==> flow/design.v (excerpt) <==
module motor_ctrl
  #(parameter
    CLK_FREQ = 100_000,
    localparam
    BAND_WIDTH         = 32,
    ONE_ROTATION_PULSE = 630,  
    SAMPLING_RATE      = 100,  
    PWM_PERIOD         = 40,   
    PWM_PERIOD_CYCLE   = (CLK_FREQ / 100_000) * PWM_PERIOD)
   (output logic                  pwm,
    output logic                  dir,
    output logic [BAND_WIDTH-1:0] pulse_width,
    output logic [BAND_WIDTH-1:0] rot_cnt,
    input  logic [31:0]           target_rot_v,
    input  logic [31:0]           p_gain,
    input  logic                  sa,
    input  logic                  sb,
    input  logic                  clk,
    input  logic                  rstn);
export LEC_CHECK = 0
export CAP_MARGIN = 40
export CORE_MARGIN = 2
export CORE_UTILIZATION = 72
export CTS_CLUSTER_DIAMETER = 98
export CTS_CLUSTER_SIZE = 84
export HOLD_SLACK_MARGIN = -0.07
export MAX_ROUTING_LAYER = met4
export PLACE_DENSITY = 0.36
export SETUP_SLACK_MARGIN = 1.16
export SLEW_MARGIN = 20
create_clock -name core_clock -period 6.69 [get_ports {clk}]
run.sh (not shown) runs the stock make flow with config.mk's settings and CLKGATE_MAP_FILE=.
The first run produced a layout that fails on setup timing.
Edit:
- CAP_MARGIN: 40 -> 20
- CORE_UTILIZATION: 72 -> 45
- CTS_CLUSTER_DIAMETER: 98 -> not set
- CTS_CLUSTER_SIZE: 84 -> not set
- HOLD_SLACK_MARGIN: -0.07 -> not set
- MAX_ROUTING_LAYER: met4 -> not set
- PLACE_DENSITY: 0.36 -> 0.6
- SETUP_SLACK_MARGIN: 1.16 -> not set
- clock period: 6.69 -> 9.89 ns (I/O delays scaled with it)
With this change the flow passed the timing, DRC and antenna checks.
Final cell count rose by 4.4%.
Area after synthesis is unchanged.
Non-clock buffer count fell by 351.
Power fell by 27%.
Combinational power fell by 45%.
Sequential share of layout area rose by 0.52 points.
First-iteration DRC count fell by 27%.
Clock skew fell by 0.029 ns.
Register-to-register slack improves by 2.0 ns.
Utilization fell by 34 points.
Edit:
- CORE_UTILIZATION: 45 -> 67
- PLACE_DENSITY: 0.6 -> not set
- clock period: 9.89 -> 4.81 ns (I/O delays scaled with it)
Result: Now the flow completed, yet does not pass: setup timing; total power rises by 120%; global-route usage rises by 13 points; via count rises by 9.4%.

---

motor_ctrl again, from the RTL that the note above started with.
Design motor_ctrl, start of the top module:
module motor_ctrl
  #(parameter
    CLK_FREQ = 100_000,
    localparam
    BAND_WIDTH         = 32,
    ONE_ROTATION_PULSE = 630,  
    SAMPLING_RATE      = 100,  
    PWM_PERIOD         = 40,   
    PWM_PERIOD_CYCLE   = (CLK_FREQ / 100_000) * PWM_PERIOD)
   (output logic                  pwm,
    output logic                  dir,
    output logic [BAND_WIDTH-1:0] pulse_width,
    output logic [BAND_WIDTH-1:0] rot_cnt,
    input  logic [31:0]           target_rot_v,
    input  logic [31:0]           p_gain,
    input  logic                  sa,
    input  logic                  sb,
    input  logic                  clk,
    input  logic                  rstn);
make LEC_CHECK=0 CAP_MARGIN=20 CELL_PAD_IN_SITES_DETAIL_PLACEMENT=0 CORE_ASPECT_RATIO=0.55 CORE_MARGIN=2 CORE_UTILIZATION=72 MIN_ROUTING_LAYER=met1 PLACE_DENSITY_LB_ADDON=0.14 SETUP_SLACK_MARGIN=2.34 SLEW_MARGIN=20 finish   # period 7.9 ns
The baseline passed the timing, DRC and antenna checks.
==> next run, changes <==
==> flow/config.mk (replaced) <==
export PLATFORM = sky130hd
export DESIGN_NAME = motor_ctrl
export DESIGN_NICKNAME = motor_ctrl
export VERILOG_FILES = /design/flow/design.v
export SDC_FILE = /design/flow/constraint.sdc
export NUM_CORES = 4
export LEC_CHECK = 0
export CAP_MARGIN = 20
export CORE_MARGIN = 2
export CORE_UTILIZATION = 45
export PLACE_DENSITY = 0.6
export SLEW_MARGIN = 20
==> flow/constraint.sdc (replaced) <==
create_clock -name core_clock -period 8.84 [get_ports {clk}]
set_input_delay 1.7680 -clock core_clock [delete_from_list [all_inputs] [get_ports {clk}]]
set_output_delay 1.7680 -clock core_clock [all_outputs]
set_load 0.01 [all_outputs]
=>
- total power shrinks by 7.9%
- non-clock buffer count shrinks by 123
- area after synthesis stays the same
- global-route usage shrinks by 13 points
- setup slack is better by 0.14 ns
- wire length drops by 3.9%
- first-iteration DRC count goes down by 54%
- cell area came out lower by 2.7%
- utilization shrinks by 32 points
- cell count grows by 7.2%
- register-to-register slack improves by 0.14 ns
==> next run, changes <==
--- a/flow/config.mk
+++ b/flow/config.mk
@@ -10,3 +10,4 @@
 export CORE_UTILIZATION = 45
 export PLACE_DENSITY = 0.6
+export SETUP_SLACK_MARGIN = 1.71
 export SLEW_MARGIN = 20
The new run finished with timing, DRC and antenna clean.
Die size does not change.
Routed wire length came out higher by 4.1%.
Synthesized cell count does not change.
Register-to-register slack gains 1.0 ns.
Sequential power is lower by about 4%.
Cell area increases by 3.1%.
Combinational power increases by about 20%.
Setup slack gets better by 1.0 ns.

---

The RTL this note starts from:
==> flow/design.v <==
module rot_encoder
  #(parameter
    BAND_WIDTH = 32)
   (input logic                   sa,
    input logic                   sb,
    output logic [BAND_WIDTH-1:0] count,
    input logic                   clk,
    input logic                   rstn);
   logic [BAND_WIDTH-1:0]         count_r;
   logic [3:0]                    patern;
   logic [1:0]                    sa_q, sb_q;
   always_comb begin
      count  = count_r;
      patern = {sa_q[1], sb_q[1], sa_q[0], sb_q[0]};
   end
   always_ff @(posedge clk) begin
      if(!rstn) begin
         count_r <= 0;
         sa_q    <= 0;
         sb_q    <= 0;
      end
      else begin
         sa_q[1] <= sa_q[0];
         sb_q[1] <= sb_q[0];
         sa_q[0] <= sa;
         sb_q[0] <= sb;
         case(patern)
           4'b0010: count_r <= count_r + 1;
           4'b1011: count_r <= count_r + 1;
           4'b1101: count_r <= count_r + 1;
           4'b0100: count_r <= count_r + 1;
           4'b0001: count_r <= count_r - 1;
           4'b0111: count_r <= count_r - 1;
           4'b1110: count_r <= count_r - 1;
           4'b1000: count_r <= count_r - 1;
           default: count_r <= count_r;
         endcase
      end
   end
endmodule
module pwm_generator
  #(parameter
    BAND_WIDTH       = 32,
    PWM_PERIOD_CYCLE = 1000)
   (input logic [BAND_WIDTH-1:0] width,
    output logic                 pwm,
    input logic                  clk,
    input logic                  rstn);
   logic [BAND_WIDTH-1:0]        count_r;
   always_comb begin
      pwm = (count_r < width) ? 1 : 0;
   end
   always_ff @(posedge clk) begin
      if(!rstn) begin
         count_r <= 0;
      end
      else if(count_r < PWM_PERIOD_CYCLE) begin
         count_r <= count_r + 1;
      end
      else begin
         count_r <= 0;
      end
   end
endmodule
module p_controller
  #(parameter
    BAND_WIDTH         = 32,
    CLK_FREQ           = 100_000_000,
    ONE_ROTATION_PULSE = 630,  
    SAMPLING_RATE      = 100,  
    localparam
    PI_FIXED           = 804,  
    RESOLUTION         = 2 * PI_FIXED * SAMPLING_RATE / ONE_ROTATION_PULSE,
    UPDATE_INTERVAL    = CLK_FREQ / SAMPLING_RATE)
   (input  logic [31:0]           target_rot_v,
    input  logic [31:0]           p_gain,
    input  logic [31:0]           rot_cnt,
    output logic [BAND_WIDTH-1:0] pulse_width,
    input  logic                  clk,
    input  logic                  rstn);
   typedef enum logic [1:0] {STT_GET_ERROR,
                             STT_CALC_TERM,
                             STT_CALC_PULSE,
                             STT_WAIT} p_statetype;
   p_statetype  p_state;
   logic [31:0] cnt_r;
   logic        update_flag;
   logic [31:0] rot_cnt_r;
   logic signed [BAND_WIDTH*2-1:0] pulse_width_r, pulse_width_w;
   logic signed [BAND_WIDTH*2-1:0] rotate_samp_cnt_r;
   logic signed [BAND_WIDTH*2-1:0] error_w;
   logic signed [BAND_WIDTH*2-1:0] error_r, p_error_r;
   logic signed [BAND_WIDTH*2-1:0] p_term_r;
   logic signed [BAND_WIDTH*2-1:0] p_term_w;
   logic [31:0] p_gain_r;
   always_comb begin
      update_flag   = (cnt_r == UPDATE_INTERVAL) ? 1 : 0;
      error_w       = $signed(target_rot_v) - (rotate_samp_cnt_r * $signed(RESOLUTION));
      p_term_w      = ($signed(p_gain_r) * error_r);
      pulse_width_w = pulse_width_r + p_term_r;
      pulse_width   = pulse_width_r;
   end
   always_ff @(posedge clk) begin
      if(!rstn) begin
         p_state           <= STT_WAIT;
         cnt_r             <= 0;
         pulse_width_r     <= 0;
         rotate_samp_cnt_r <= 0;
         rot_cnt_r         <= 0;
         error_r           <= 0;
         p_error_r         <= 0;
         p_term_r          <= 0;
      end
      else begin
         p_gain_r <= p_gain;
         if(update_flag) begin
            cnt_r <= 0;
         end
         else begin
            cnt_r <= cnt_r + 1;
         end
         case(p_state)
           STT_GET_ERROR: begin
              p_error_r <= error_r;
              error_r   <= error_w;
              p_state <= STT_CALC_TERM;
           end
           STT_CALC_TERM: begin
              p_term_r <= p_term_w >>> 16;
              p_state  <= STT_CALC_PULSE;
           end
           STT_CALC_PULSE: begin
              pulse_width_r <= (target_rot_v != 0) ? pulse_width_w : 0;
              p_state       <= STT_WAIT;
           end
           STT_WAIT: begin
              if(update_flag) begin
                 rotate_samp_cnt_r <= $signed(rot_cnt) - $signed(rot_cnt_r);
                 rot_cnt_r         <= rot_cnt;
                 p_state           <= STT_GET_ERROR;
              end
           end
         endcase
      end
   end
endmodule
module motor_ctrl
  #(parameter
    CLK_FREQ = 100_000,
    localparam
    BAND_WIDTH         = 32,
    ONE_ROTATION_PULSE = 630,  
    SAMPLING_RATE      = 100,  
    PWM_PERIOD         = 40,   
    PWM_PERIOD_CYCLE   = (CLK_FREQ / 100_000) * PWM_PERIOD)
   (output logic                  pwm,
    output logic                  dir,
    output logic [BAND_WIDTH-1:0] pulse_width,
    output logic [BAND_WIDTH-1:0] rot_cnt,
    input  logic [31:0]           target_rot_v,
    input  logic [31:0]           p_gain,
    input  logic                  sa,
    input  logic                  sb,
    input  logic                  clk,
    input  logic                  rstn);
   logic [BAND_WIDTH-1:0] pwm_pulse_width;
   pwm_generator #(.BAND_WIDTH(BAND_WIDTH),
                   .PWM_PERIOD_CYCLE(PWM_PERIOD_CYCLE))
   pwm_gen_inst(.width(pwm_pulse_width),
                .pwm(pwm),
                .clk(clk),
                .rstn(rstn));
   rot_encoder #(.BAND_WIDTH(BAND_WIDTH))
   rot_encoder_inst(.sa(sa),
                    .sb(sb),
                    .count(rot_cnt),
                    .clk(clk),
                    .rstn(rstn));
   p_controller #(.BAND_WIDTH(BAND_WIDTH),
                  .CLK_FREQ(CLK_FREQ),
                  .ONE_ROTATION_PULSE(ONE_ROTATION_PULSE),
                  .SAMPLING_RATE(SAMPLING_RATE))
   p_ctrl_inst(.target_rot_v(target_rot_v),
               .p_gain(p_gain),
               .rot_cnt(rot_cnt),
               .pulse_width(pulse_width),
               .clk(clk),
               .rstn(rstn));
   always_comb begin
      dir             = pulse_width[31:31] ? 1'b1 : 1'b0;
      pwm_pulse_width = pulse_width[31:31] ? ~pulse_width : pulse_width;
   end
endmodule
export LEC_CHECK = 0
export CAP_MARGIN = 0
export CELL_PAD_IN_SITES_DETAIL_PLACEMENT = 0
export CORE_ASPECT_RATIO = 1.12
export CORE_MARGIN = 2
export CORE_UTILIZATION = 72
export MIN_ROUTING_LAYER = met1
export PLACE_DENSITY_LB_ADDON = 0.21
export SETUP_SLACK_MARGIN = 1.98
export SLEW_MARGIN = 40
create_clock -name core_clock -period 6.65 [get_ports {clk}]
The baseline completed and failed the layout checks on setup timing.
Rerun with:
CORE_ASPECT_RATIO = 0.88   (was 1.12)
CTS_CLUSTER_DIAMETER = 54   (was not set)
CTS_CLUSTER_SIZE = 57   (was not set)
PLACE_DENSITY_LB_ADDON = 0.0   (was 0.21)
SETUP_SLACK_MARGIN = 1.29   (was 1.98)
SLEW_MARGIN = 20   (was 40)
TNS_END_PERCENT = 40   (was not set)
clock period = 7.73 ns   (was 6.65 ns; I/O delays follow)
Effect: The new run produced a clean layout; die area barely changes; cell count came out lower by 3.2%; hold slack is about the same; routed wire length came out lower by 13%; power came out lower by 14%; sequential share of layout area came out higher by 0.48 points.
Rerun with:
CAP_MARGIN = 20   (was 0)
CELL_PAD_IN_SITES_DETAIL_PLACEMENT = not set   (was 0)
CORE_ASPECT_RATIO = not set   (was 0.88)
CTS_CLUSTER_DIAMETER = 94   (was 54)
CTS_CLUSTER_SIZE = not set   (was 57)
MIN_ROUTING_LAYER = not set   (was met1)
SETUP_SLACK_MARGIN = 1.88   (was 1.29)
TNS_END_PERCENT = not set   (was 40)
clock period = 6.6 ns   (was 7.73 ns; I/O delays follow)
After rerunning:
- This time the run finished with setup timing left
- wire length rises by 13%
- core utilization rises by 4.2 points
- setup slack gets worse by 1.1 ns
- sequential share of layout area falls by 0.42 points
- power rises by about 23%
- register-to-register slack gets worse by 1.1 ns
- via count rises by 5.5%
- maximum frequency rises by about 0.75%
- worst hold slack barely changes
- synthesized cell count does not change
- clock skew falls by 0.0089 ns
Power is estimated from default activity; no workload was simulated.
